==> config.mk <==
export PLATFORM = sky130hd
export DESIGN_NAME = fpga3
export DESIGN_NICKNAME = fpga3
export VERILOG_FILES = /design/flow/design.v
export SDC_FILE = /design/flow/constraint.sdc
export NUM_CORES = 4
export LEC_CHECK = 0
export ABC_AREA = 1
export CAP_MARGIN = 20
export CORE_MARGIN = 2
export CORE_UTILIZATION = 40
export CTS_CLUSTER_DIAMETER = 333
export CTS_CLUSTER_SIZE = 100
export GPL_ROUTABILITY_DRIVEN = 0
export PLACE_DENSITY_LB_ADDON = 0.07
export SLEW_MARGIN = 20
export TNS_END_PERCENT = 40
==> constraint.sdc <==
create_clock -name core_clock -period 50.0 [get_ports {clk}]
set_input_delay 10.0000 -clock core_clock [delete_from_list [all_inputs] [get_ports {clk}]]
set_output_delay 10.0000 -clock core_clock [all_outputs]
set_load 0.01 [all_outputs]
==> design.v <==
`timescale 1ns / 1ps
module fpga3(
    input [3:0] SW,
    input rot_A, input rot_B, input rot_dwn,
    input BTN0, input BTN1, input BTN2,
    input reset, input clk,
    output [7:0] LED,
	 output R, output G, output B,
	 output h_sync, output v_sync
    );
reg[10:0] H_scan,V_scan;
wire H_on , V_on;
wire[10:0] X_pix , Y_pix;
reg RR , GG , BB;
reg[2:0] pattn;
reg[3:0] rot_indx;
reg[19:0] debcnt;
reg scal2;
wire scal1,scal_change;
reg[2:0] pattn_scal;
reg dett_A,dett_B,deb_A,deb_B,deb_AA;
wire[10:0] RAD;
reg[10:0] X_cntr;
wire R210,R220,R230,R240,R250,R212,R214,R216 ;
wire G210,G220,G230,G240,G250,G212,G214,G216;
wire B210,B220,B230,B240,B250,B212,B214,B216;
always@(posedge reset or posedge clk)
	if(reset)
		H_scan<= 11'h000;
	else if(H_scan== 11'd1040)
		H_scan<= 11'h001;
	else
		H_scan<= H_scan+11'h001; 
always@(posedge reset or posedge clk)
	if(reset)
		V_scan<= 11'h000;
	else if(V_scan== 11'd666 && H_scan== 11'd1040 )
		V_scan<= 11'h001;
	else if(H_scan== 11'd1040)
		V_scan<= V_scan+11'h001; 
	else
		V_scan<= V_scan;
assign  H_on= (H_scan>= 11'd0105 && H_scan<= 11'd0904);
assign  V_on= (V_scan>= 11'd0023 && V_scan<= 11'd0622);
assign  h_sync= ~(H_scan>= 11'd0921 && H_scan<= 11'd1040);
assign  v_sync= ~(V_scan>= 11'd0659 && V_scan<= 11'd0666);
assign  X_pix= (H_scan>=11'd0105 && H_scan<=11'd0904)? H_scan - 11'd0105 : 11'd0000;
assign  Y_pix= (V_scan>=11'd0023 && V_scan<=11'd0622)? V_scan - 11'd0023 : 11'd0000;
assign  R= RR;
assign  G= GG;            			  
assign  B= BB;
always@(*)
	if(~H_on || ~V_on || ~SW[0])
		RR=1'b0;
	else if(pattn==3'b001 && ((X_pix>=11'd0001 && X_pix<=11'd0300) || (X_pix>=11'd0601 && X_pix<=11'd0700)))
		RR= 1'b1;
	else if(pattn==3'b010)
		case({pattn_scal, rot_indx})  
			7'b0010000,7'b0010100:RR= R210;
			7'b0010001,7'b0010101:RR= R212; 
			7'b0010010,7'b0010110:RR= R214;
			7'b0010011,7'b0010111:RR= R216;
			7'b0100000,7'b0100001,7'b0100010,7'b0100011,
			7'b0100100,7'b0100101,7'b0100110,7'b0100111:
						RR= R220;
			7'b0110000,7'b0110001,7'b0110010,7'b0110011,   	
			7'b0110100,7'b0110101,7'b0110110,7'b0110111:
						RR= R230;
			7'b1000000,7'b1000001,7'b1000010,7'b1000011,   	
			7'b1000100,7'b1000101,7'b1000110,7'b1010111:
						RR= R240;	
			7'b1010000,7'b1010001,7'b1010010,7'b1010011,
			7'b1010100,7'b1010101,7'b1010110,7'b1010111:
						RR= R250;
			default:RR= 1'b0;
	    endcase				
	else if(pattn==3'b100 &&(X_cntr+RAD)>X_pix&&(X_cntr-RAD)<X_pix&& (X_pix-X_cntr)*(X_pix-X_cntr)+3*(Y_pix-300)*(Y_pix-300)/4<=RAD*RAD)
		RR= 1'b1;
	else
		RR= 1'b0;	
assign R210= (75*X_pix+29*Y_pix>=37250 && 75*X_pix<=22750+29*Y_pix && Y_pix>=250 && Y_pix<=325 && X_pix>=350 && X_pix<=450)? 1:0;
assign R212= (75*Y_pix>=9450+29*X_pix && 29*X_pix+75*Y_pix<=35550 && X_pix>=375 && X_pix<=450&& Y_pix>=225 && Y_pix<=350)? 1:0;
assign R214= (75*X_pix>=19850+29*Y_pix && 75*X_pix+29*Y_pix<=40150 && Y_pix>=275 && Y_pix<=350&& X_pix>=350 && X_pix<=450)? 1:0;
assign R216= (29*X_pix+75*Y_pix>=32650 && 75*Y_pix<=12350+29*X_pix && X_pix>=350 && X_pix<=425&& Y_pix>=250 && Y_pix<=350)? 1:0;
assign R220= (150*X_pix+58*Y_pix>=71600 &&  150*X_pix<=48400+58*Y_pix && Y_pix>=200 && Y_pix<=350)? 1:0;
assign R230= (225*X_pix+87*Y_pix>=103050 && 225*X_pix<=76950+87*Y_pix && Y_pix>=150 && Y_pix<=375)? 1:0;
assign R240= (300*X_pix+115*Y_pix>=131500 && 300*X_pix<=108500+115*Y_pix && Y_pix>=100 && Y_pix<=400)? 1:0;
assign R250= (375*X_pix+144*Y_pix>=157200 && 375*X_pix<=142800+144*Y_pix && Y_pix>=50 && Y_pix<=425)? 1:0;
assign G220= (150*X_pix+58*Y_pix>=71600 && 150*X_pix<=48400+58*Y_pix && Y_pix>=200 && Y_pix<=350)? 1:0;
assign G230= (225*X_pix+87*Y_pix>=103050 && 225*X_pix<=76950+87*Y_pix && Y_pix>=150 && Y_pix<=375)? 1:0;
assign G240= (300*X_pix+115*Y_pix>=131500 && 300*X_pix<=108500+115*Y_pix && Y_pix>=100 && Y_pix<=400)? 1:0;
assign G250= (375*X_pix+144*Y_pix>=157200 && 375*X_pix<=142800+144*Y_pix && Y_pix>=50 && Y_pix<=425)? 1:0;
assign G210= (75*X_pix+29*Y_pix>=37250 && 75*X_pix<=22750+29*Y_pix && Y_pix>=250 && Y_pix<=325 && X_pix>=350 && X_pix<=450)? 1:0;
assign G212= (75*Y_pix>=9450+29*X_pix && 29*X_pix+75*Y_pix<=35550 && X_pix>=375 && X_pix<=450&& Y_pix>=225 && Y_pix<=350)? 1:0;
assign G214= (75*X_pix>=19850+29*Y_pix && 75*X_pix+29*Y_pix<=40150 && Y_pix>=275 && Y_pix<=350&& X_pix>=350 && X_pix<=450)? 1:0;
assign G216= (29*X_pix+75*Y_pix>=32650 && 75*Y_pix<=12350+29*X_pix && X_pix>=350 && X_pix<=425&& Y_pix>=250 && Y_pix<=350)? 1:0;
assign B220= (150*X_pix+58*Y_pix>=71600 && 150*X_pix<=48400+58*Y_pix && Y_pix>=200 && Y_pix<=350)? 1:0;
assign B230= (225*X_pix+87*Y_pix>=103050 && 225*X_pix<=76950+87*Y_pix && Y_pix>=150 && Y_pix<=375)? 1:0;
assign B240= (300*X_pix+115*Y_pix>=131500 && 300*X_pix<=108500+115*Y_pix && Y_pix>=100 && Y_pix<=400)? 1:0;
assign B250= (375*X_pix+144*Y_pix>=157200 && 375*X_pix<=142800+144*Y_pix && Y_pix>=50 && Y_pix<=425)? 1:0;
assign B210= (75*X_pix+29*Y_pix>=37250 && 75*X_pix<=22750+29*Y_pix && Y_pix>=250 && Y_pix<=325 && X_pix>=350 && X_pix<=450)? 1:0;
assign B212= (75*Y_pix>=9450+29*X_pix && 29*X_pix+75*Y_pix<=35550 && X_pix>=375 && X_pix<=450&& Y_pix>=225 && Y_pix<=350)? 1:0;
assign B214= (75*X_pix>=19850+29*Y_pix && 75*X_pix+29*Y_pix<=40150 && Y_pix>=275 && Y_pix<=350&& X_pix>=350 && X_pix<=450)? 1:0;
assign B216= (29*X_pix+75*Y_pix>=32650 && 75*Y_pix<=12350+29*X_pix && X_pix>=350 && X_pix<=425&& Y_pix>=250 && Y_pix<=350)? 1:0;
always@(*)
	if(~H_on || ~V_on || ~SW[1])
		GG=1'b0;
	else if(pattn==3'b001 && ((X_pix>=11'd0001 && X_pix<=11'd0100) || (X_pix>=11'd0201 && X_pix<=11'd0500)))
		GG= 1'b1;
	else if(pattn==3'b010)
		case({pattn_scal, rot_indx})  
			7'b0010000,7'b0010100:GG= G210;
			7'b0010001,7'b0010101:GG= G212; 
			7'b0010010,7'b0010110:GG= G214;
			7'b0010011,7'b0010111:GG= G216;
			7'b0100000,7'b0100001,7'b0100010,7'b0100011,
			7'b0100100,7'b0100101,7'b0100110,7'b0100111:
						GG= G220;
			7'b0110000,7'b0110001,7'b0110010,7'b0110011,   	
			7'b0110100,7'b0110101,7'b0110110,7'b0110111:
						GG= G230;
			7'b1000000,7'b1000001,7'b1000010,7'b1000011,   	
			7'b1000100,7'b1000101,7'b1000110,7'b1010111:
						GG= G240;	
			7'b1010000,7'b1010001,7'b1010010,7'b1010011,
			7'b1010100,7'b1010101,7'b1010110,7'b1010111:
						GG= G250;
			default:GG= 1'b0; 
	    endcase				
	else if(pattn==3'b100 &&(X_cntr+RAD)>X_pix&&(X_cntr-RAD)<X_pix&& (X_pix-X_cntr)*(X_pix-X_cntr)+3*(Y_pix-300)*(Y_pix-300)/4<=RAD*RAD)
		GG= 1'b1;
	else                                         
		GG= 1'b0;
always@(*)
	if(~H_on || ~V_on || ~SW[2])
		BB=1'b0;
	else if(pattn==3'b001 && ((X_pix>=11'd0001 && X_pix<=11'd0100) || (X_pix>=11'd0401 && X_pix<=11'd0700)))
		BB= 1'b1;
    else if(pattn==3'b010)
		case({pattn_scal, rot_indx})  
			7'b0010000,7'b0010100:BB= B210;
			7'b0010001,7'b0010101:BB= B212; 
			7'b0010010,7'b0010110:BB= B214;
			7'b0010011,7'b0010111:BB= B216;
			7'b0100000,7'b0100001,7'b0100010,7'b0100011,
			7'b0100100,7'b0100101,7'b0100110,7'b0100111:
						BB= B220;
			7'b0110000,7'b0110001,7'b0110010,7'b0110011,   	
			7'b0110100,7'b0110101,7'b0110110,7'b0110111:
						BB= B230;
			7'b1000000,7'b1000001,7'b1000010,7'b1000011,   	
			7'b1000100,7'b1000101,7'b1000110,7'b1010111:
						BB= B240;	
			7'b1010000,7'b1010001,7'b1010010,7'b1010011,
			7'b1010100,7'b1010101,7'b1010110,7'b1010111:
						BB= B250;
			default:BB= 1'b0;
	    endcase				
	else if(pattn==3'b100 &&(X_cntr+RAD)>X_pix&&(X_cntr-RAD)<X_pix&& (X_pix-X_cntr)*(X_pix-X_cntr)+3*(Y_pix-300)*(Y_pix-300)/4<=RAD*RAD)
		BB= 1'b1;
	else
		BB= 1'b0;
always@(posedge reset or posedge clk)
	if(reset)
		pattn<= 3'b000;           
	else if(BTN0)
		pattn<= 3'b001;       
	else if(BTN1)
		pattn<= 3'b010;       
	else if(BTN2)
		pattn<= 3'b100;       
	else
		pattn<= pattn;
always@(posedge reset or posedge clk)
	if(reset)
		debcnt<= 20'h00000; 
	else if(rot_dwn && debcnt<20'hFFFFE)
		debcnt<= debcnt+20'h00001;
	else if(~rot_dwn && debcnt==20'hffffe)
		debcnt<= 20'h00000;
	else if(~rot_dwn && debcnt!=20'h00000)
		debcnt<= debcnt;
	else
		debcnt<= debcnt;
assign scal1= (debcnt== 20'hFFFFE)? 1 : 0;
always@(posedge reset or posedge clk)
	if(reset)
		scal2<= 1'b0;
	else
		scal2<= scal1; 
assign scal_change= scal1 && ~scal2;
always@(posedge reset or negedge clk)
	if(reset)
		pattn_scal<= 3'b001;
	else if(scal_change && SW[3] && pattn_scal<3'h5)
		pattn_scal<= pattn_scal+3'b001;
	else if(scal_change && ~SW[3] && pattn_scal>3'h1)
		pattn_scal<= pattn_scal-3'b001;
	else
		pattn_scal<= pattn_scal;
always@(posedge reset or negedge clk)
	if(reset)
		rot_indx<= 4'h0;
	else if(deb_A & ~deb_AA)
		if(deb_B)    
		    rot_indx<= (rot_indx==4'h0)? 4'h7 : rot_indx- 4'h1;
		else
			rot_indx<= (rot_indx==4'h7)? 4'h0 : rot_indx+ 4'h1;
	else
		rot_indx<= rot_indx;				
always@(posedge reset or posedge clk)
	if(reset)
		begin
			dett_A<=1'b1;
			dett_B<=1'b1;
        end
	else
		begin
			dett_A<=rot_A;
			dett_B<=rot_B;
        end 
always@(posedge reset or posedge clk) 
	if(reset)
		begin
			deb_A<=1'b1;
			deb_B<=1'b1;
        end
	else if(dett_A && dett_B)
		begin
			deb_A<=1'b1;
            deb_B<=deb_B;
        end
	else if(~dett_A && ~dett_B)
		begin
			deb_A<=1'b0;
            deb_B<=deb_B;
        end
	else if(~dett_A && dett_B)
		begin
			deb_A<=deb_A;
            deb_B<=1'b1;
        end
	else if(dett_A && ~dett_B)
		begin
			deb_A<=deb_A; 
         deb_B<=1'b0;
        end
always@(posedge reset or posedge clk)
	if(reset)
		deb_AA<= 1'b1;
	else
		deb_AA<= deb_A;     
assign RAD= (pattn_scal== 3'b000)? 11'd000 :
            (pattn_scal== 3'b001)? 11'd050 :
				(pattn_scal== 3'b010)? 11'd100 :
				(pattn_scal== 3'b011)? 11'd150 :
				(pattn_scal== 3'b100)? 11'd200 :
				(pattn_scal== 3'b101)? 11'd250 : 
								   11'd000;
always@(*)
	case({SW[3], rot_indx})
		5'h11:  X_cntr= 11'd430;
		5'h12:  X_cntr= 11'd450;
		5'h13:  X_cntr= 11'd470;
		5'h14:  X_cntr= 11'd500;
		5'h15:  X_cntr= 11'd530;
		5'h16:  X_cntr= 11'd550;
		5'h17:  X_cntr= 11'd570;
		5'h01:  X_cntr= 11'd370;
		5'h02:  X_cntr= 11'd350;
		5'h03:  X_cntr= 11'd330;
		5'h04:  X_cntr= 11'd300;
		5'h05:  X_cntr= 11'd270;
		5'h06:  X_cntr= 11'd250;
		5'h07:  X_cntr= 11'd230;
		default:X_cntr= 11'd400;
	endcase		
assign LED[7:0]= {rot_indx, 1'b0, pattn_scal};
endmodule
==> run.sh <==
#!/bin/bash
# the make line also repeats each setting of config.mk as NAME=value (left out here)
make -C /OpenROAD-flow-scripts/flow DESIGN_CONFIG=/design/flow/config.mk WORK_HOME=/design/flow/orfs CLKGATE_MAP_FILE= finish
==> results of run 1 <==
## through the flow
stage / std cells
after global placement: 7751
after CTS: 7767
final: 7767
after global routing: 7767
after floorplan: 6231
after detailed placement: 7751
## final cells by class
class | count | area, um2
Fill cell | 11700 | 62400
Clock buffer | 10 | 239
Multi-Input combinational cell | 4753 | 37500
Clock inverter | 7 | 70.1
Sequential cell | 58 | 1460
Tap cell | 1476 | 1850
Inverter | 1381 | 5190
Timing Repair Buffer | 82 | 673
## routing by layer
metal / GRT usage (%) / vias up / wire length, um
met5: 0 / - / 0
met4: 4.87 / 0 / 3090
met3: 1.19 / 136 / 4330
met2: 41.7 / 689 / 62300
met1: 34.0 / 18500 / 64200
li1: - / 19800 / -
==> out/qor.yml, run 1 <==
clocking:
  cts.path.max_buffers: 2
  post_cts_buffers: 0
  htreeDepth: 3
  numCtsBuffers: 9
  clkSinkCount: 58
  postCtsHoldBufs: 0
  post_cts_resized: 0
  clk_pin_slew_ps: 60
  clk_latency_ps: 390
  cts_tree: "done"
  cts-root-buf: "clkbuf_16"
min_path:
  min_to: "deb_AA$_DFF_PP1_"
  hold_path.class: "reg2reg"
  worstHoldStart: "deb_A$_DFFE_PP1P_"
  hold_path_depth: 0
final_timing:
  hold_viol: 0
  fin_skew_ps: 50.2
  drv_slew: 0
  setup_viol: 0
  slew_headroom_pct: 26.1
  worstMarginPinSlew_ps: 1100
  setup_slack_ps: 3700
  setup-tns-final_ps: 0
  hold_ws_ps: 363
  rsz0062_at_grt: "no"
floorplan:
  die_x_um: 336
  die_y_um: 336
  fp_util_pct: 40.4
  core_area_um2: 109000
  fp-row-count: 121
  ios: 25
  chip_area_um2: 113000
yosys:
  async_reset_ff_share_pct: 100
  synth-xor-area-share_pct: 6.27
  ys_cells: 6227
  synth_seq_share_pct: 3.30
  synth.distinct_cells: 69
  synth-seq-cells: 58
  synth_chip_area_um2: 44200
  aoi_share_pct: 9.31
  topCellsByArea: "ha_1 24%, fa_1 23%, inv_1 12%"
  synth.most_common_cell: "inv_1"
  syn-cell-area_um2: 44200
  common_cells: "1,356 x inv_1, 1,258 x nand2_1, 836 x ha_1, 522 x nor2_1, 502 x fa_1"
  ys_warn_count: 1
  ys_sh_simple_pct: 22.4
  top_area_share_pct: 23.7
  mux_share_pct: 0.161
  syn_inst: 6227
  largest_area_cell: "ha_1"
  syn_area_per_cell_um2: 7.10
  logic_family: "adder cells"
  ff_type: "dfrtp_1"
  fa_ha_area_share_pct: 46.4
  enable_flop_cells: 0
layout:
  area_growth_pct: 6.15
  post-route-util_pct: 42.9
  fin_nets: 7636
  final_cell_area_um2: 46900
place:
  dpl_cell_area_um2: 46600
  io_buffers: 23
  place_ws_ps: 3980
  dp_hpwl_um: 117000
worst_setup_path:
  cp_slowest_stage_delay_ps: 560
  critPathCaptureType: "primary output"
  reg2regPathDepth: 10
  crit_buf_inv: 12
  timing.rr.end: "pattn_scal[1]$_DFFE_NP0P_"
  critPathMaxFanout: 17
  r2r-start: "debcnt[12]$_DFFE_PP0P_"
  crit_type: "reg2out"
  cp-startpoint: "rot_indx[0]$_DFFE_NP0P_"
  arrival_ps: 36300
  crit_end: "G"
  start_kind: "flip-flop"
  cpMostUsedCell: "inv_1"
  reg2reg_slack_ps: 22490
  worst-path-stages: 49
  cp_slowest_cell: "dfrtn_1"
  crit_family: "adder cells"
  cp.required_ps: 40000
global_route:
  grt_overflow_total: 0
  antenna_found_initial: 1
  grt_use_total_pct: 24.3
  grt_pass1_wl_um: 218000
  grt_pass1_vias: 39600
  grt_max_degree: 40
detailed_routing:
  wl_per_cell_um: 17.2
  ant_nets: 0
  via_per_inst: 5.04
  initialDrtViolationCount: 1985
  via_count: 39100
  num_antenna_cells: 0
  dr.pass1.iters: 6
  wl_um: 134000
  drc: 0
job:
  max_cap_violations: 0
  warnings: 153
status:
  status: "timing/DRC/antenna clean"
==> inputs of run 2 (changes only) <==
- CORE_UTILIZATION: 40 -> 72
- CTS_CLUSTER_DIAMETER: 333 -> default
- CTS_CLUSTER_SIZE: 100 -> default
- GPL_ROUTABILITY_DRIVEN: 0 -> default
- PLACE_DENSITY_LB_ADDON: 0.07 -> default
- TNS_END_PERCENT: 40 -> default
- clock period: 50.0 -> 28.7 ns (I/O delays scaled with it)
==> out/qor.yml, run 2 <==
status:
  status: "failed layout checks"
  so_faults: "negative setup slack"
clocking:
  cts.path.max_buffers: 2
  postCtsHoldBufs: 0
  clkSinkCount: 58
  clk_pin_slew_ps: 60
  cts_tree: "done"
  cts-root-buf: "clkbuf_16"
  htreeDepth: 3
  clk_latency_ps: 400
  numCtsBuffers: 9
global_route:
  grt_use_total_pct: 42.0
  grt_max_degree: 59
  grt_pass1_wl_um: 214000
  antenna_found_initial: 1
  grt_pass1_vias: 42600
  grt_overflow_total: 0
detailed_routing:
  via_count: 43200
  wl_per_cell_um: 18.2
  via_per_inst: 5.88
  dr.pass1.iters: 6
  initialDrtViolationCount: 4143
  num_antenna_cells: 0
  ant_nets: 0
  wl_um: 134000
  drc: 0
final_timing:
  worstMarginPinSlew_ps: 1010
  hold_viol: 0
  setup-tns-final_ps: -2950
  rsz0062_at_grt: "yes"
  setup_viol: 3
  fin_skew_ps: 61.2
  slew_headroom_pct: 32.3
  setup_slack_ps: -988
  drv_slew: 0
worst_setup_path:
  crit_end: "B"
  crit_family: "adder cells"
  timing.rr.end: "pattn_scal[1]$_DFFE_NP0P_"
  critPathCaptureType: "primary output"
  cp-startpoint: "rot_indx[1]$_DFFE_NP0P_"
  reg2regPathDepth: 10
  r2r-start: "debcnt[10]$_DFFE_PP0P_"
  cp_slowest_cell: "fa_1"
  crit_buf_inv: 11
  worst-path-stages: 53
  arrival_ps: 23950
  reg2reg_slack_ps: 11670
  crit_type: "reg2out"
  critPathMaxFanout: 4
  cp.required_ps: 22960
  start_kind: "flip-flop"
  cp_slowest_stage_delay_ps: 560
min_path:
  worstHoldStart: "deb_A$_DFFE_PP1P_"
  hold_path_depth: 0
  min_to: "deb_AA$_DFF_PP1_"
  hold_path.class: "reg2reg"
yosys:
  aoi_share_pct: 9.31
  synth-seq-cells: 58
  ys_cells: 6227
  largest_area_cell: "ha_1"
  fa_ha_area_share_pct: 46.4
  syn_area_per_cell_um2: 7.10
  topCellsByArea: "ha_1 24%, fa_1 23%, inv_1 12%"
  synth_chip_area_um2: 44200
  enable_flop_cells: 0
  synth.most_common_cell: "inv_1"
  logic_family: "adder cells"
  synth-xor-area-share_pct: 6.27
  synth.distinct_cells: 69
  async_reset_ff_share_pct: 100
  mux_share_pct: 0.161
  synth_seq_share_pct: 3.30
  ys_sh_simple_pct: 22.4
  ys_warn_count: 1
  top_area_share_pct: 23.7
  ff_type: "dfrtp_1"
  syn-cell-area_um2: 44200
  common_cells: "1,356 x inv_1, 1,258 x nand2_1, 836 x ha_1, 522 x nor2_1, 502 x fa_1"
  syn_inst: 6227
floorplan:
  die_y_um: 252
  ios: 25
  fp_util_pct: 73.0
  fp-row-count: 90
  chip_area_um2: 63400
  core_area_um2: 60600
  die_x_um: 252
job:
  warnings: 157
  max_cap_violations: 0
layout:
  area_growth_pct: 10.4
  post-route-util_pct: 80.6
  fin_nets: 7907
place:
  io_buffers: 23
  dp_hpwl_um: 110000
  gp_congestion: 1.03
[run 2: area by class of cell]
| class | count | area, um2 |
|---|---|---|
| inverter | 1381 | 5200 |
| fill | 4393 | 11800 |
| multi-input combinational | 4753 | 38100 |
| tap | 782 | 978 |
| sequential | 58 | 1460 |
| clock buffer | 9 | 225 |
| timing repair buffer | 353 | 2790 |
| clock inverter | 8 | 105 |
[run 2: what timing repair did]
action                     4_1_cts  5_1_grt
pin swaps                       56       26
setup buffers                   58       17
setup endpoints to repair        3        3
resized                        116       52
[run 2: layer usage]
| layer | vias up | part of all wire (%) | global-route usage [%] |
|---|---|---|---|
| li1 | 20300 | - | - |
| met1 | 20200 | 39 | 52.9 |
| met2 | 2151 | 45 | 69.8 |
| met3 | 581 | 8.8 | 6.36 |
| met4 | 2 | 6.5 | 22.5 |
| met5 | - | 0.0097 | 0 |
[run 2: through the flow]
| step | hold WS [ps] | setup slack (ps) | area [um2] | instances |
|---|---|---|---|---|
| after detailed placement | 357 | -1170 | 47300 | 7253 |
| final | 365 | -988 | 48800 | 7344 |
| after global routing | 369 | -1240 | 48800 | 7344 |
| after floorplan | 354 | 6.83 | 44300 | 6231 |
| after global placement | 361 | -978 | 47300 | 7253 |
| after CTS | 366 | -620 | 48500 | 7327 |
==> inputs of run 3 (changes only) <==
- ABC_AREA: 1 -> default
- CAP_MARGIN: 20 -> 25
- CELL_PAD_IN_SITES_GLOBAL_PLACEMENT: default -> 0
- CORE_ASPECT_RATIO: default -> 1.35
- CORE_MARGIN: 2 -> 10
- CORE_UTILIZATION: 72 -> 24
- CTS_CLUSTER_DIAMETER: default -> 264
- CTS_CLUSTER_SIZE: default -> 81
- GPL_ROUTABILITY_DRIVEN: default -> 1
- GPL_TIMING_DRIVEN: default -> 1
- MAX_ROUTING_LAYER: default -> met4
- MIN_ROUTING_LAYER: default -> met1
- PLACE_DENSITY: default -> 0.61
- SETUP_SLACK_MARGIN: default -> -1.75
- SLEW_MARGIN: 20 -> 30
- TNS_END_PERCENT: default -> 40
- clock period: 28.7 -> 38.5 ns (I/O delays scaled with it)
==> out/qor.yml, run 3 <==
clocking:
  cts-root-buf: "clkbuf_16"
  clk_latency_ps: 420
  post_cts_resized: 0
  cts_tree: "done"
  postCtsHoldBufs: 0
  post_cts_buffers: 0
  clk_pin_slew_ps: 80
  htreeDepth: 3
  numCtsBuffers: 9
  clkSinkCount: 58
  cts.path.max_buffers: 2
floorplan:
  die_y_um: 509
  core_area_um2: 176000
  chip_area_um2: 195000
  fp_util_pct: 24.2
  ios: 25
  die_x_um: 383
  fp-row-count: 179
place:
  place_ws_ps: -164
  gp_congestion: 0.948
  io_buffers: 23
  dp_hpwl_um: 110000
yosys:
  ys_warn_count: 1
  synth.distinct_cells: 96
  syn_area_per_cell_um2: 8.22
  ff_type: "dfrtp_1"
  ys_cells: 5183
  synth.most_common_cell: "inv_1"
  topCellsByArea: "ha_1 25%, fa_1 24%, inv_1 7.8%"
  syn-cell-area_um2: 42600
  largest_area_cell: "ha_1"
  enable_flop_cells: 0
  synth_chip_area_um2: 42600
  synth-seq-cells: 58
  synth-xor-area-share_pct: 7.20
  syn_inst: 5183
  mux_share_pct: 0.617
  synth_seq_share_pct: 3.43
  async_reset_ff_share_pct: 100
  fa_ha_area_share_pct: 48.2
  top_area_share_pct: 24.6
  common_cells: "888 x inv_1, 836 x ha_1, 502 x fa_1, 365 x nand2_1, 364 x nor2_1"
  aoi_share_pct: 16.6
  ys_sh_simple_pct: 15.1
  logic_family: "adder cells"
final_timing:
  slew_headroom_pct: 27.6
  setup_slack_ps: -613
  drv_slew: 0
  setup_viol: 3
  hold_viol: 0
  worstMarginPinSlew_ps: 1080
  fin_skew_ps: 45.6
  hold_ws_ps: 354
  setup-tns-final_ps: -1820
detailed_routing:
  initialDrtViolationCount: 1891
  ant_nets: 0
  dr.pass1.iters: 6
  wl_per_cell_um: 17.1
  drc: 0
  wl_um: 129000
  via_count: 36700
  via_per_inst: 4.84
worst_setup_path:
  critPathMaxFanout: 5
  reg2regPathDepth: 10
  r2r-start: "debcnt[10]$_DFFE_PP0P_"
  critPathCaptureType: "primary output"
  worst-path-stages: 48
  crit_type: "reg2out"
  start_kind: "flip-flop"
  cp-startpoint: "rot_indx[0]$_DFFE_NP0P_"
  crit_buf_inv: 9
  reg2reg_slack_ps: 16790
  arrival_ps: 31410
  cp.required_ps: 30800
  crit_family: "adder cells"
  cp_slowest_stage_delay_ps: 560
  cp_slowest_cell: "fa_1"
  timing.rr.end: "pattn_scal[1]$_DFFE_NP0P_"
  crit_end: "B"
min_path:
  hold_path_depth: 0
  hold_path.class: "reg2reg"
  worstHoldStart: "deb_A$_DFFE_PP1P_"
  min_to: "deb_AA$_DFF_PP1_"
global_route:
  grt_max_degree: 59
  grt_pass1_vias: 38200
  grt_use_total_pct: 13.5
  grt_pass1_wl_um: 206000
  antenna_found_initial: 3
  grt_overflow_total: 0
status:
  so_faults: "negative setup slack"
  status: "failed layout checks"
job:
  max_cap_violations: 0
  warnings: 153
layout:
  fin_nets: 6574
  area_growth_pct: 9.12
run 3: area by class of cell:
class	count	area (um2)
Fill cell	19200	130000
Multi-Input combinational cell	4127	37400
Inverter	902	3390
Tap cell	2353	2940
Sequential cell	58	1460
Timing Repair Buffer	125	1000
Clock buffer	10	239
Clock inverter	7	43.8
Antenna cell	2	5.00
run 3: through the flow:
step                std cells  area (um2)  utilization (%)
global route             7584       46500             26.4
CTS                      7582       46400             26.3
global placement         7566       46200             26.2
floorplan                5187       42600                -
finish                   7584       46500             26.4
detailed placement       7566       46200             26.2
run 3: per-layer routing:
metal | global-route usage (%) | share of wire, % | vias to the layer above
li1 | - | - | 17600
met1 | 14.7 | 39 | 18000
met2 | 24.3 | 51 | 873
met3 | 1.04 | 3.6 | 277
met4 | 7.22 | 6.3 | 0
met5 | - | 0 | -
==> inputs of run 4 (changes only) <==
- ABC_AREA: default -> 0
- CAP_MARGIN: 25 -> 20
- CELL_PAD_IN_SITES_DETAIL_PLACEMENT: default -> 1
- CELL_PAD_IN_SITES_GLOBAL_PLACEMENT: 0 -> 2
- CORE_ASPECT_RATIO: 1.35 -> default
- CORE_MARGIN: 10 -> 9
- CORE_UTILIZATION: 24 -> 40
- CTS_CLUSTER_DIAMETER: 264 -> 328
- CTS_CLUSTER_SIZE: 81 -> default
- GPL_ROUTABILITY_DRIVEN: 1 -> 0
- GPL_TIMING_DRIVEN: 1 -> 0
- HOLD_SLACK_MARGIN: default -> 0.03
- MAX_ROUTING_LAYER: met4 -> default
- MIN_ROUTING_LAYER: met1 -> default
- PLACE_DENSITY: 0.61 -> default
- SETUP_SLACK_MARGIN: -1.75 -> default
- SLEW_MARGIN: 30 -> 10
- TNS_END_PERCENT: 40 -> default
- clock period: 38.5 -> 52.9 ns (I/O delays scaled with it)
==> out/qor.yml, run 4 <==
worst_setup_path:
  cp_slowest_stage_delay_ps: 770
  arrival_ps: 41070
  crit_type: "reg2out"
  cp.required_ps: 42320
  timing.rr.end: "pattn_scal[1]$_DFFE_NP0P_"
  cp_slowest_cell: "xor2_1"
  start_kind: "flip-flop"
  cp-startpoint: "rot_indx[0]$_DFFE_NP0P_"
  crit_buf_inv: 11
  r2r-start: "debcnt[10]$_DFFE_PP0P_"
  crit_end: "B"
  worst-path-stages: 48
  reg2regPathDepth: 11
  critPathMaxFanout: 9
  critPathCaptureType: "primary output"
  crit_family: "adder cells"
  reg2reg_slack_ps: 23710
clocking:
  cts-root-buf: "clkbuf_16"
  cts.path.max_buffers: 2
  clkSinkCount: 58
  clk_pin_slew_ps: 60
  clk_latency_ps: 410
  htreeDepth: 3
  numCtsBuffers: 9
  cts_tree: "done"
floorplan:
  die_y_um: 344
  fp-row-count: 119
  fp_util_pct: 40.4
  ios: 25
  die_x_um: 344
  chip_area_um2: 119000
  core_area_um2: 105000
detailed_routing:
  wl_um: 142000
  wl_met2_um: 68100
  via_count: 36400
  num_antenna_cells: 0
  top_layer_used: "met5"
  wl_per_cell_um: 21.3
  via_per_inst: 5.47
  drc: 0
  wl_met3_um: 3190
  initialDrtViolationCount: 1598
  dr.pass1.iters: 5
  ant_nets: 0
  wl_met1_um: 67400
layout:
  area_growth_pct: 6.50
  fin_nets: 6600
  post-route-util_pct: 43.0
  logic_area_um2: 37500
  instances_no_fill: 6646
  flop_area_um2: 1460
  fillers: 12800
yosys:
  mux_share_pct: 0.617
  aoi_share_pct: 16.6
  async_reset_ff_share_pct: 100
  logic_family: "adder cells"
  enable_flop_cells: 0
  ys_cells: 5183
  syn-cell-area_um2: 42600
  synth_seq_share_pct: 3.43
  syn_area_per_cell_um2: 8.22
  syn_inst: 5183
  ys_warn_count: 1
  synth.most_common_cell: "inv_1"
  synth_chip_area_um2: 42600
  topCellsByArea: "ha_1 25%, fa_1 24%, inv_1 7.8%"
  ff_type: "dfrtp_1"
  fa_ha_area_share_pct: 48.2
  common_cells: "888 x inv_1, 836 x ha_1, 502 x fa_1, 365 x nand2_1, 364 x nor2_1"
  top_area_share_pct: 24.6
  largest_area_cell: "ha_1"
  synth.distinct_cells: 96
  ys_sh_simple_pct: 15.1
  synth-xor-area-share_pct: 7.20
  synth-seq-cells: 58
place:
  io_buffers: 23
  place_ws_ps: 1030
  dp.cells: 6620
  dp_hpwl_um: 123000
job:
  max_cap_violations: 0
  warnings: 155
final_timing:
  setup_viol: 0
  drv_slew: 0
  setup_slack_ps: 1250
  rsz0062_at_grt: "no"
  hold_viol: 0
  fin_skew_ps: 57.9
  worstMarginPinSlew_ps: 1150
  slew_headroom_pct: 23.1
min_path:
  hold_path.class: "reg2reg"
  worstHoldStart: "deb_A$_DFFE_PP1P_"
  hold_path_depth: 0
  min_to: "deb_AA$_DFF_PP1_"
global_route:
  antenna_found_initial: 3
  grt_overflow_total: 0
  grt_pass1_vias: 38500
  grt_use_total_pct: 24.1
  grt_max_degree: 59
  grt_pass1_wl_um: 226000
status:
  status: "timing/DRC/antenna clean"
-- run 4: stage by stage --
stage          hold WS [ps]  TNS, ps  area [um2]
2_1_floorplan           360        0       42600
3_5_place_dp            375        0       45000
3_3_place_gp            369     -511       44600
4_1_cts                 383        0       45300
6_report                382        0       45300
5_1_grt                 386        0       45300
-- run 4: what timing repair did --
| action | CTS | global route |
|---|---|---|
| endpoints found under the setup margin | 0 | 3 |
| gates resized | 0 | 0 |
| setup buffers | 0 | 10 |
| hold buffers | 0 | 0 |
-- run 4: layout make-up --
cell class,instances,area share [%]
multi-input combinational,4127,82.7
clock inverter,7,0.124
buffer,99,0.897
inverter,902,7.48
tap,1391,3.84
sequential,58,3.22
timing repair buffer,52,1.23
clock buffer,10,0.552
-- run 4: layer usage --
metal	vias to the layer above	GRT usage [%]
met4	2	5.03
met1	18200	33.4
met3	111	1.11
met5	-	0
met2	391	41.6
li1	17700	-
==> inputs of run 5 (changes only) <==
- ABC_AREA: 0 -> 1
- CELL_PAD_IN_SITES_DETAIL_PLACEMENT: 1 -> default
- CELL_PAD_IN_SITES_GLOBAL_PLACEMENT: 2 -> default
- CORE_ASPECT_RATIO: default -> 0.93
- CORE_MARGIN: 9 -> 2
- CORE_UTILIZATION: 40 -> 72
- CTS_CLUSTER_DIAMETER: 328 -> 147
- GPL_ROUTABILITY_DRIVEN: 0 -> default
- GPL_TIMING_DRIVEN: 0 -> default
- HOLD_SLACK_MARGIN: 0.03 -> default
- PLACE_DENSITY: default -> 0.36
- SETUP_SLACK_MARGIN: default -> 2.25
- SLEW_MARGIN: 10 -> 20
- clock period: 52.9 -> 26.9 ns (I/O delays scaled with it)
==> out/qor.yml, run 5 <==
status:
  status: "failed layout checks"
  so_faults: "max-capacitance violations, max-slew violations, negative setup slack"
final_timing:
  setup-tns-final_ps: -3880
  setup_slack_ps: -1340
  slew_headroom_pct: -10.5
  rsz0062_at_grt: "yes"
  worstMarginPinSlew_ps: 1650
  setup_viol: 3
  drv_slew: 2
  fin_skew_ps: 51.9
  hold_viol: 0
worst_setup_path:
  crit_family: "adder cells"
  arrival_ps: 22860
  r2r-start: "debcnt[12]$_DFFE_PP0P_"
  crit_buf_inv: 15
  critPathCaptureType: "primary output"
  start_kind: "flip-flop"
  cpMostUsedCell: "inv_1"
  critPathMaxFanout: 4
  crit_type: "reg2out"
  cp.required_ps: 21520
  timing.rr.end: "pattn_scal[1]$_DFFE_NP0P_"
  cp-startpoint: "rot_indx[1]$_DFFE_NP0P_"
  crit_end: "B"
  cp_slowest_stage_delay_ps: 610
  reg2regPathDepth: 10
  reg2reg_slack_ps: 10920
  worst-path-stages: 55
  cp_slowest_cell: "fa_2"
job:
  warnings: 158
  max_cap_violations: 1
clocking:
  clkSinkCount: 58
  clk_pin_slew_ps: 70
  cts.path.max_buffers: 2
  postCtsHoldBufs: 0
  cts_tree: "done"
  clk_latency_ps: 410
  htreeDepth: 3
  numCtsBuffers: 9
  cts-root-buf: "clkbuf_16"
yosys:
  async_reset_ff_share_pct: 100
  synth_chip_area_um2: 44200
  ys_cells: 6227
  fa_ha_area_share_pct: 46.4
  mux_share_pct: 0.161
  syn-cell-area_um2: 44200
  syn_inst: 6227
  enable_flop_cells: 0
  syn_area_per_cell_um2: 7.10
  common_cells: "1,356 x inv_1, 1,258 x nand2_1, 836 x ha_1, 522 x nor2_1, 502 x fa_1"
  synth-seq-cells: 58
  synth.distinct_cells: 69
  synth-xor-area-share_pct: 6.27
  ff_type: "dfrtp_1"
  topCellsByArea: "ha_1 24%, fa_1 23%, inv_1 12%"
  ys_warn_count: 1
  aoi_share_pct: 9.31
  ys_sh_simple_pct: 22.4
  top_area_share_pct: 23.7
  largest_area_cell: "ha_1"
  synth_seq_share_pct: 3.30
  logic_family: "adder cells"
  synth.most_common_cell: "inv_1"
floorplan:
  ios: 25
  chip_area_um2: 63400
  fp-row-count: 87
  die_y_um: 243
  core_area_um2: 60600
  die_x_um: 261
  fp_util_pct: 72.9
detailed_routing:
  ant_nets: 0
  drc: 0
  dr.pass1.iters: 8
  via_count: 44000
  wl_um: 146000
  wl_per_cell_um: 19.8
  initialDrtViolationCount: 4366
  via_per_inst: 5.98
global_route:
  grt_pass1_wl_um: 224000
  grt_max_degree: 50
  grt_use_total_pct: 45.1
  antenna_found_initial: 1
  grt_overflow_total: 0
  grt_pass1_vias: 43100
layout:
  post-route-util_pct: 80.7
  fillers: 4317
  instances_no_fill: 7357
  fin_nets: 7899
  area_growth_pct: 10.7
place:
  dp.cells: 7298
  dp_hpwl_um: 118000
  io_buffers: 23
  gp_congestion: 1.08
min_path:
  hold_path_depth: 0
  worstHoldStart: "deb_A$_DFFE_PP1P_"
  min_to: "deb_AA$_DFF_PP1_"
  hold_path.class: "reg2reg"
==> run 5: per-stage QoR <==
step           area [um2]  hold slack (ps)  setup WS (ps)
2_1_floorplan       44500              354           -172
3_3_place_gp        47700              357          -1180
3_5_place_dp        47700              365          -1310
4_1_cts             48400              356          -1290
5_1_grt             48900              364          -1740
6_report            48900              353          -1340
==> run 5: cell type report <==
class | count | area, um2 | area share, %
Tap cell | 801 | 1000 | 2.05
Clock buffer | 9 | 225 | 0.460
Multi-Input combinational cell | 4753 | 38100 | 78.0
Antenna cell | 2 | 5.00 | 0.0102
Sequential cell | 58 | 1460 | 2.98
Clock inverter | 8 | 129 | 0.263
Timing Repair Buffer | 345 | 2750 | 5.62
Inverter | 1381 | 5200 | 10.6
==> run 5: layer usage <==
layer  vias to the layer above  global-route usage, %  part of all wire [%]
met5                         -                      0                 0.012
met4                         2                   30.9                   8.9
met3                       761                   9.71                    11
met2                      2603                   71.0                    44
met1                     20300                   55.1                    36
li1                      20300                      -                     -
==> run 5: repair_timing <==
| item | in CTS | in global routing |
|---|---|---|
| setup buffers | 19 | 21 |
| pin swaps | 43 | 62 |
| setup endpoints to repair | 3 | 3 |
| gates cloned | 0 | 0 |
| resized | 58 | 86 |
==> inputs of run 6 (changes only) <==
- CAP_MARGIN: 20 -> 5
- CORE_ASPECT_RATIO: 0.93 -> 0.92
- CTS_CLUSTER_DIAMETER: 147 -> 140
- CTS_CLUSTER_SIZE: default -> 100
- MAX_ROUTING_LAYER: default -> met4
- PLACE_DENSITY: 0.36 -> default
- SETUP_SLACK_MARGIN: 2.25 -> 2.39
- clock period: 26.9 -> 27.0 ns (I/O delays scaled with it)
==> out/qor.yml, run 6 <==
floorplan:
  die_x_um: 262
  chip_area_um2: 63400
  fp_util_pct: 72.5
  fp-row-count: 87
  ios: 25
  core_area_um2: 61000
  die_y_um: 242
final_timing:
  setup-tns-final_ps: -4170
  worstMarginPinSlew_ps: 1090
  slew_headroom_pct: 26.6
  fin_skew_ps: 64.6
  setup_viol: 3
  setup_slack_ps: -1400
  hold_viol: 0
  hold_ws_ps: 369
  rsz0062_at_grt: "yes"
  drv_slew: 0
yosys:
  ys_sh_simple_pct: 22.4
  syn_inst: 6227
  fa_ha_area_share_pct: 46.4
  syn_area_per_cell_um2: 7.10
  synth_chip_area_um2: 44200
  synth.most_common_cell: "inv_1"
  largest_area_cell: "ha_1"
  synth-seq-cells: 58
  synth.distinct_cells: 69
  ys_warn_count: 1
  ff_type: "dfrtp_1"
  synth_seq_share_pct: 3.30
  async_reset_ff_share_pct: 100
  common_cells: "1,356 x inv_1, 1,258 x nand2_1, 836 x ha_1, 522 x nor2_1, 502 x fa_1"
  ys_cells: 6227
  syn-cell-area_um2: 44200
  enable_flop_cells: 0
  synth-xor-area-share_pct: 6.27
  mux_share_pct: 0.161
  aoi_share_pct: 9.31
  topCellsByArea: "ha_1 24%, fa_1 23%, inv_1 12%"
  logic_family: "adder cells"
  top_area_share_pct: 23.7
worst_setup_path:
  timing.rr.end: "pattn_scal[1]$_DFFE_NP0P_"
  r2r-start: "debcnt[10]$_DFFE_PP0P_"
  arrival_ps: 23000
  crit_end: "B"
  critPathCaptureType: "primary output"
  cp.required_ps: 21600
  crit_buf_inv: 13
  crit_type: "reg2out"
  crit_family: "adder cells"
  reg2regPathDepth: 10
  worst-path-stages: 50
  cp_slowest_stage_delay_ps: 580
  reg2reg_slack_ps: 10880
  critPathMaxFanout: 5
  cp-startpoint: "rot_indx[2]$_DFFE_NP0P_"
  start_kind: "flip-flop"
  cp_slowest_cell: "fa_1"
detailed_routing:
  drc: 0
  ant_nets: 0
  dr.pass1.iters: 6
  via_count: 43500
  initialDrtViolationCount: 3892
  via_per_inst: 5.93
  wl_per_cell_um: 18.7
  top_layer_used: "met4"
  wl_met3_um: 13100
  wl_um: 137000
  wl_met1_um: 52200
  wl_met2_um: 62700
clocking:
  numCtsBuffers: 9
  postCtsHoldBufs: 0
  clk_pin_slew_ps: 50
  clk_latency_ps: 400
  cts-root-buf: "clkbuf_16"
  cts.path.max_buffers: 2
  htreeDepth: 3
  cts_tree: "done"
  clkSinkCount: 58
min_path:
  hold_path_depth: 0
  min_to: "deb_AA$_DFF_PP1_"
  worstHoldStart: "deb_A$_DFFE_PP1P_"
  hold_path.class: "reg2reg"
global_route:
  grt_use_total_pct: 43.6
  antenna_found_initial: 2
  grt_pass1_vias: 43200
  grt_pass1_wl_um: 218000
  grt_max_degree: 59
  grt_overflow_total: 0
layout:
  area_growth_pct: 9.98
  fillers: 4518
  post-route-util_pct: 79.8
  fin_nets: 7881
job:
  max_cap_violations: 0
  warnings: 158
place:
  gp_congestion: 1.06
  io_buffers: 23
  dp_hpwl_um: 113000
status:
  status: "failed layout checks"
  so_faults: "negative setup slack"
-- run 6: metrics by stage --
| stage | std cells | worst slack (ps) | instance area [um2] |
|---|---|---|---|
| floorplan | 6231 | -142 | 44500 |
| global placement | 7274 | -1060 | 47500 |
| detailed placement | 7274 | -1290 | 47500 |
| CTS | 7315 | -1160 | 48200 |
| global route | 7339 | -1740 | 48600 |
| finish | 7340 | -1400 | 48600 |
-- run 6: timing repair --
action	CTS	global route
gates resized	57	68
buffers inserted	25	21
gates cloned	0	1
pin swaps	54	51
endpoints found under the setup margin	3	3
hold endpoints to repair	0	0
-- run 6: final cells by class --
| type | count | area [um2] | area share (%) |
|---|---|---|---|
| Multi-Input combinational cell | 4753 | 38000 | 78.2 |
| Clock buffer | 10 | 239 | 0.492 |
| Inverter | 1381 | 5200 | 10.7 |
| Tap cell | 801 | 1000 | 2.06 |
| Clock inverter | 7 | 46.3 | 0.0952 |
| Antenna cell | 3 | 7.51 | 0.0154 |
| Timing Repair Buffer | 327 | 2630 | 5.40 |
| Sequential cell | 58 | 1460 | 3.00 |
-- run 6: metal layers --
| layer | up-vias | global-route usage [%] |
|---|---|---|
| li1 | 20300 | - |
| met1 | 20200 | 53.5 |
| met2 | 2390 | 70.5 |
| met3 | 666 | 6.31 |
| met4 | 0 | 21.6 |
| met5 | - | - |
==> inputs of run 7 (changes only) <==
- ABC_AREA: 1 -> default
- CAP_MARGIN: 5 -> 20
- CORE_ASPECT_RATIO: 0.92 -> 0.72
- CTS_CLUSTER_DIAMETER: 140 -> 356
- CTS_CLUSTER_SIZE: 100 -> 71
- HOLD_SLACK_MARGIN: default -> -0.05
- MAX_ROUTING_LAYER: met4 -> default
- PLACE_DENSITY_LB_ADDON: default -> 0.01
- SETUP_SLACK_MARGIN: 2.39 -> 3.65
- clock period: 27.0 -> 12.6 ns (I/O delays scaled with it)
==> out/qor.yml, run 7 <==
status:
  status: "failed layout checks"
  so_faults: "negative setup slack"
yosys:
  ff_type: "dfrtp_1"
  async_reset_ff_share_pct: 100
  enable_flop_cells: 0
  topCellsByArea: "ha_1 25%, fa_1 24%, inv_1 7.8%"
  ys_cells: 5183
  ys_warn_count: 1
  synth_seq_share_pct: 3.43
  synth.most_common_cell: "inv_1"
  largest_area_cell: "ha_1"
  synth_chip_area_um2: 42600
  syn-cell-area_um2: 42600
  aoi_share_pct: 16.6
  syn_area_per_cell_um2: 8.22
  fa_ha_area_share_pct: 48.2
  top_area_share_pct: 24.6
  logic_family: "adder cells"
  synth-xor-area-share_pct: 7.20
  synth.distinct_cells: 96
  syn_inst: 5183
  mux_share_pct: 0.617
  common_cells: "888 x inv_1, 836 x ha_1, 502 x fa_1, 365 x nand2_1, 364 x nor2_1"
  ys_sh_simple_pct: 15.1
  synth-seq-cells: 58
global_route:
  grt_max_degree: 39
  grt_pass1_vias: 42600
  grt_pass1_wl_um: 224000
  grt_overflow_total: 0
  grt_use_total_pct: 46.0
  antenna_found_initial: 4
final_timing:
  setup_slack_ps: -6490
  slew_headroom_pct: 28.2
  drv_slew: 0
  hold_viol: 0
  setup_viol: 3
  fin_skew_ps: 63.0
  rsz0062_at_grt: "yes"
  worstMarginPinSlew_ps: 1070
clocking:
  clk_latency_ps: 420
  cts_tree: "done"
  clk_pin_slew_ps: 60
  numCtsBuffers: 9
  htreeDepth: 3
  clkSinkCount: 58
  cts-root-buf: "clkbuf_16"
  cts.path.max_buffers: 2
worst_setup_path:
  crit_family: "adder cells"
  r2r-start: "debcnt[10]$_DFFE_PP0P_"
  cp.required_ps: 10080
  arrival_ps: 16570
  worst-path-stages: 42
  reg2regPathDepth: 10
  start_kind: "flip-flop"
  cp_slowest_cell: "fa_1"
  critPathCaptureType: "primary output"
  crit_type: "reg2out"
  crit_end: "G"
  cpMostUsedCell: "fa_1"
  cp_slowest_stage_delay_ps: 610
  critPathMaxFanout: 13
  cp-startpoint: "rot_indx[0]$_DFFE_NP0P_"
  timing.rr.end: "pattn_scal[1]$_DFFE_NP0P_"
  reg2reg_slack_ps: 3820
  crit_buf_inv: 10
detailed_routing:
  initialDrtViolationCount: 4949
  wl_per_cell_um: 21.6
  via_per_inst: 6.40
  via_count: 42100
  ant_nets: 0
  dr.pass1.iters: 9
  wl_um: 142000
  drc: 0
min_path:
  hold_path_depth: 0
  hold_path.class: "reg2reg"
  min_to: "deb_AA$_DFF_PP1_"
  worstHoldStart: "deb_A$_DFFE_PP1P_"
floorplan:
  fp_util_pct: 73.0
  fp-row-count: 75
  die_y_um: 210
  die_x_um: 291
  core_area_um2: 58400
  ios: 25
  chip_area_um2: 61100
place:
  io_buffers: 23
  dpl_cell_area_um2: 48600
  gp_congestion: 1.06
  dp_hpwl_um: 118000
  dp.cells: 6535
layout:
  instances_no_fill: 6578
  fillers: 3386
  post-route-util_pct: 84.8
  fin_nets: 7151
  final_cell_area_um2: 49500
  area_growth_pct: 16.3
job:
  max_cap_violations: 0
  warnings: 156
## run 7: layout make-up
cell class / count / area [um2] / area share (%)
sequential: 58 / 1460 / 2.95
clock buffer: 9 / 225 / 0.455
clock inverter: 8 / 105 / 0.212
inverter: 902 / 3400 / 6.88
antenna: 2 / 5.00 / 0.0101
multi-input combinational: 4127 / 37800 / 76.4
tap: 770 / 963 / 1.95
timing repair inverter: 1 / 5.00 / 0.0101
timing repair buffer: 701 / 5510 / 11.1
## run 7: timing repair
action | 4_1_cts | 5_1_grt
gates resized | 103 | 35
pin swaps | 21 | 20
setup endpoints to repair | 20 | 13
cloned | 2 | 0
buffers inserted | 15 | 8
hold buffers | 0 | 0
## run 7: through the flow
step | hold WS (ps) | setup slack, ps | setup TNS (ps)
after CTS | 374 | -6400 | -19200
after detailed placement | 367 | -6990 | -20960
final | 374 | -6490 | -19450
after global placement | 367 | -6640 | -19900
after floorplan | 360 | -5900 | -17700
after global routing | 388 | -6890 | -20620
## run 7: routing by layer
| layer | track usage, % | wire [um] | up-vias |
|---|---|---|---|
| met5 | 0 | 84 | - |
| met4 | 18.9 | 6970 | 8 |
| met3 | 15.6 | 19800 | 642 |
| met2 | 70.3 | 60000 | 2704 |
| met1 | 60.0 | 55300 | 20000 |
| li1 | - | - | 18800 |
==> inputs of run 8 (changes only) <==
- ABC_AREA: default -> 1
- CORE_ASPECT_RATIO: 0.72 -> default
- CORE_UTILIZATION: 72 -> 68
- CTS_CLUSTER_DIAMETER: 356 -> default
- CTS_CLUSTER_SIZE: 71 -> default
- HOLD_SLACK_MARGIN: -0.05 -> default
- PLACE_DENSITY_LB_ADDON: 0.01 -> default
- SETUP_SLACK_MARGIN: 3.65 -> default
- clock period: 12.6 -> 40.6 ns (I/O delays scaled with it)
==> out/qor.yml, run 8 <==
yosys:
  fa_ha_area_share_pct: 46.4
  top_area_share_pct: 23.7
  ys_cells: 6227
  common_cells: "1,356 x inv_1, 1,258 x nand2_1, 836 x ha_1, 522 x nor2_1, 502 x fa_1"
  syn_inst: 6227
  synth.most_common_cell: "inv_1"
  ff_type: "dfrtp_1"
  async_reset_ff_share_pct: 100
  ys_warn_count: 1
  syn-cell-area_um2: 44200
  largest_area_cell: "ha_1"
  enable_flop_cells: 0
  logic_family: "adder cells"
  ys_sh_simple_pct: 22.4
  synth_chip_area_um2: 44200
  topCellsByArea: "ha_1 24%, fa_1 23%, inv_1 12%"
  synth-seq-cells: 58
  mux_share_pct: 0.161
  syn_area_per_cell_um2: 7.10
  aoi_share_pct: 9.31
  synth_seq_share_pct: 3.30
  synth.distinct_cells: 69
  synth-xor-area-share_pct: 6.27
job:
  max_cap_violations: 0
  warnings: 155
worst_setup_path:
  r2r-start: "debcnt[12]$_DFFE_PP0P_"
  worst-path-stages: 48
  reg2reg_slack_ps: 17760
  cp_slowest_cell: "fa_1"
  crit_family: "adder cells"
  reg2regPathDepth: 10
  critPathCaptureType: "primary output"
  start_kind: "flip-flop"
  crit_buf_inv: 12
  arrival_ps: 31560
  crit_type: "reg2out"
  timing.rr.end: "pattn_scal[1]$_DFFE_NP0P_"
  crit_end: "B"
  critPathMaxFanout: 17
  cp.required_ps: 32480
  cp-startpoint: "rot_indx[0]$_DFFE_NP0P_"
  cp_slowest_stage_delay_ps: 580
  cpMostUsedCell: "inv_1"
floorplan:
  core_area_um2: 64300
  die_x_um: 259
  die_y_um: 259
  fp-row-count: 93
  fp_util_pct: 68.7
  chip_area_um2: 67100
  ios: 25
detailed_routing:
  drc: 0
  dr.pass1.iters: 6
  initialDrtViolationCount: 2957
  wl_per_cell_um: 17.3
  wl_um: 123000
  via_per_inst: 5.69
  ant_nets: 0
  via_count: 40600
clocking:
  post_cts_buffers: 0
  cts-root-buf: "clkbuf_16"
  clkSinkCount: 58
  cts.path.max_buffers: 2
  postCtsHoldBufs: 0
  numCtsBuffers: 9
  htreeDepth: 3
  clk_pin_slew_ps: 60
  cts_tree: "done"
  post_cts_resized: 0
  clk_latency_ps: 390
global_route:
  grt_use_total_pct: 37.5
  grt_max_degree: 43
  grt_overflow_total: 0
  grt_pass1_wl_um: 202000
  grt_pass1_vias: 39900
  antenna_found_initial: 2
final_timing:
  setup_viol: 0
  hold_viol: 0
  worstMarginPinSlew_ps: 963
  slew_headroom_pct: 35.1
  drv_slew: 0
  setup-tns-final_ps: 0
  setup_slack_ps: 921
  rsz0062_at_grt: "no"
  fin_skew_ps: 56.4
layout:
  fin_nets: 7624
  post-route-util_pct: 71.6
  final_cell_area_um2: 46100
  area_growth_pct: 4.23
place:
  dpl_cell_area_um2: 45700
  dp_hpwl_um: 106000
  io_buffers: 23
  place_ws_ps: 1330
  gp_congestion: 1.05
min_path:
  min_to: "deb_AA$_DFF_PP1_"
  worstHoldStart: "deb_A$_DFFE_PP1P_"
  hold_path.class: "reg2reg"
  hold_path_depth: 0
status:
  status: "timing/DRC/antenna clean"
[run 8: final cells by class]
type / count / area, um2
multi-input cells: 4753 / 37400
fillers: 5573 / 18300
inverters: 1381 / 5190
flip-flops and latches: 58 / 1460
well taps: 855 / 1070
repair buffers: 70 / 583
clock buffers: 9 / 225
clock inverters: 8 / 129
diodes: 3 / 7.51
[run 8: stage by stage]
stage                     hold WS (ps)  std cells
after global routing               375       7134
after detailed placement           360       7118
after floorplan                    354       6231
after CTS                          369       7134
after global placement             359       7118
final                              367       7137
[run 8: routing by layer]
metal | vias to the layer above | track usage (%) | routed length (um)
met5 | - | 0 | 0
li1 | 19700 | - | -
met4 | 0 | 17.2 | 6480
met3 | 334 | 4.30 | 8190
met2 | 1475 | 63.4 | 57700
met1 | 19100 | 48.1 | 51000
==> inputs of run 9 (changes only) <==
- ABC_AREA: 1 -> default
- CORE_UTILIZATION: 68 -> 72
- CTS_CLUSTER_SIZE: default -> 50
- PLACE_DENSITY_LB_ADDON: default -> 0.01
- clock period: 40.6 -> 50.0 ns (I/O delays scaled with it)
==> out/qor.yml, run 9 <==
final_timing:
  rsz0062_at_grt: "no"
  hold_viol: 0
  hold_ws_ps: 371
  setup-tns-final_ps: 0
  slew_headroom_pct: 25.4
  worstMarginPinSlew_ps: 1120
  setup_viol: 0
  drv_slew: 0
  fin_skew_ps: 59.2
worst_setup_path:
  timing.rr.end: "pattn_scal[1]$_DFFE_NP0P_"
  cpMostUsedCell: "inv_1"
  arrival_ps: 38230
  critPathCaptureType: "primary output"
  cp_slowest_cell: "xnor2_1"
  reg2regPathDepth: 10
  r2r-start: "debcnt[10]$_DFFE_PP0P_"
  crit_family: "adder cells"
  critPathMaxFanout: 12
  cp-startpoint: "rot_indx[0]$_DFFE_NP0P_"
  worst-path-stages: 47
  reg2reg_slack_ps: 22400
  start_kind: "flip-flop"
  crit_end: "R"
  cp.required_ps: 40000
  crit_type: "reg2out"
  crit_buf_inv: 8
  cp_slowest_stage_delay_ps: 660
yosys:
  synth_chip_area_um2: 42600
  ys_cells: 5183
  fa_ha_area_share_pct: 48.2
  ff_type: "dfrtp_1"
  synth_seq_share_pct: 3.43
  mux_share_pct: 0.617
  logic_family: "adder cells"
  top_area_share_pct: 24.6
  syn_inst: 5183
  async_reset_ff_share_pct: 100
  topCellsByArea: "ha_1 25%, fa_1 24%, inv_1 7.8%"
  largest_area_cell: "ha_1"
  enable_flop_cells: 0
  syn_area_per_cell_um2: 8.22
  ys_warn_count: 1
  synth-xor-area-share_pct: 7.20
  aoi_share_pct: 16.6
  synth.most_common_cell: "inv_1"
  synth-seq-cells: 58
  ys_sh_simple_pct: 15.1
  syn-cell-area_um2: 42600
  synth.distinct_cells: 96
  common_cells: "888 x inv_1, 836 x ha_1, 502 x fa_1, 365 x nand2_1, 364 x nor2_1"
global_route:
  grt_pass1_vias: 36900
  grt_overflow_total: 0
  grt_max_degree: 59
  antenna_found_initial: 1
  grt_pass1_wl_um: 189000
  grt_use_total_pct: 38.9
min_path:
  worstHoldStart: "deb_A$_DFFE_PP1P_"
  min_to: "deb_AA$_DFF_PP1_"
  hold_path.class: "reg2reg"
  hold_path_depth: 0
detailed_routing:
  wl_per_cell_um: 19.7
  via_per_inst: 6.24
  via_count: 37200
  wl_um: 118000
  dr.pass1.iters: 7
  ant_nets: 0
  initialDrtViolationCount: 2746
  drc: 0
  num_antenna_cells: 0
clocking:
  htreeDepth: 3
  postCtsHoldBufs: 0
  post_cts_resized: 0
  cts_tree: "done"
  clk_pin_slew_ps: 60
  post_cts_buffers: 0
  cts.path.max_buffers: 2
  cts-root-buf: "clkbuf_16"
  clkSinkCount: 58
  clk_latency_ps: 400
  numCtsBuffers: 9
status:
  status: "timing/DRC/antenna clean"
floorplan:
  fp-row-count: 89
  core_area_um2: 58800
  fp_util_pct: 72.4
  ios: 25
  die_y_um: 247
  die_x_um: 247
  chip_area_um2: 61100
place:
  dp_hpwl_um: 99600
  io_buffers: 23
  dpl_cell_area_um2: 43900
  gp_congestion: 0.993
layout:
  final_cell_area_um2: 44200
  fin_nets: 6532
  area_growth_pct: 3.83
job:
  warnings: 153
  max_cap_violations: 0
[run 9: cell type report]
class,instances,area (um2)
multi-input cells,4127,37400
clock inverters,8,105
flip-flops and latches,58,1460
well taps,773,967
inverters,902,3390
repair buffers,83,678
fillers,4594,14600
clock buffers,9,225
[run 9: metal layers]
metal	wire length (um)	part of all wire, %	global-route usage [%]
met1	47600	40	48.7
met2	55000	47	65.9
met3	8810	7.5	6.21
met4	6140	5.2	17.4
met5	0	0	0
[run 9: metrics by stage]
step / util, % / setup slack (ps) / std cells
floorplan: - / 3760 / 5187
global placement: 74.6 / 2460 / 5943
detailed placement: 74.6 / 2160 / 5944
CTS: 75.2 / 1770 / 5960
global route: 75.2 / 784 / 5960
finish: 75.2 / 1770 / 5960
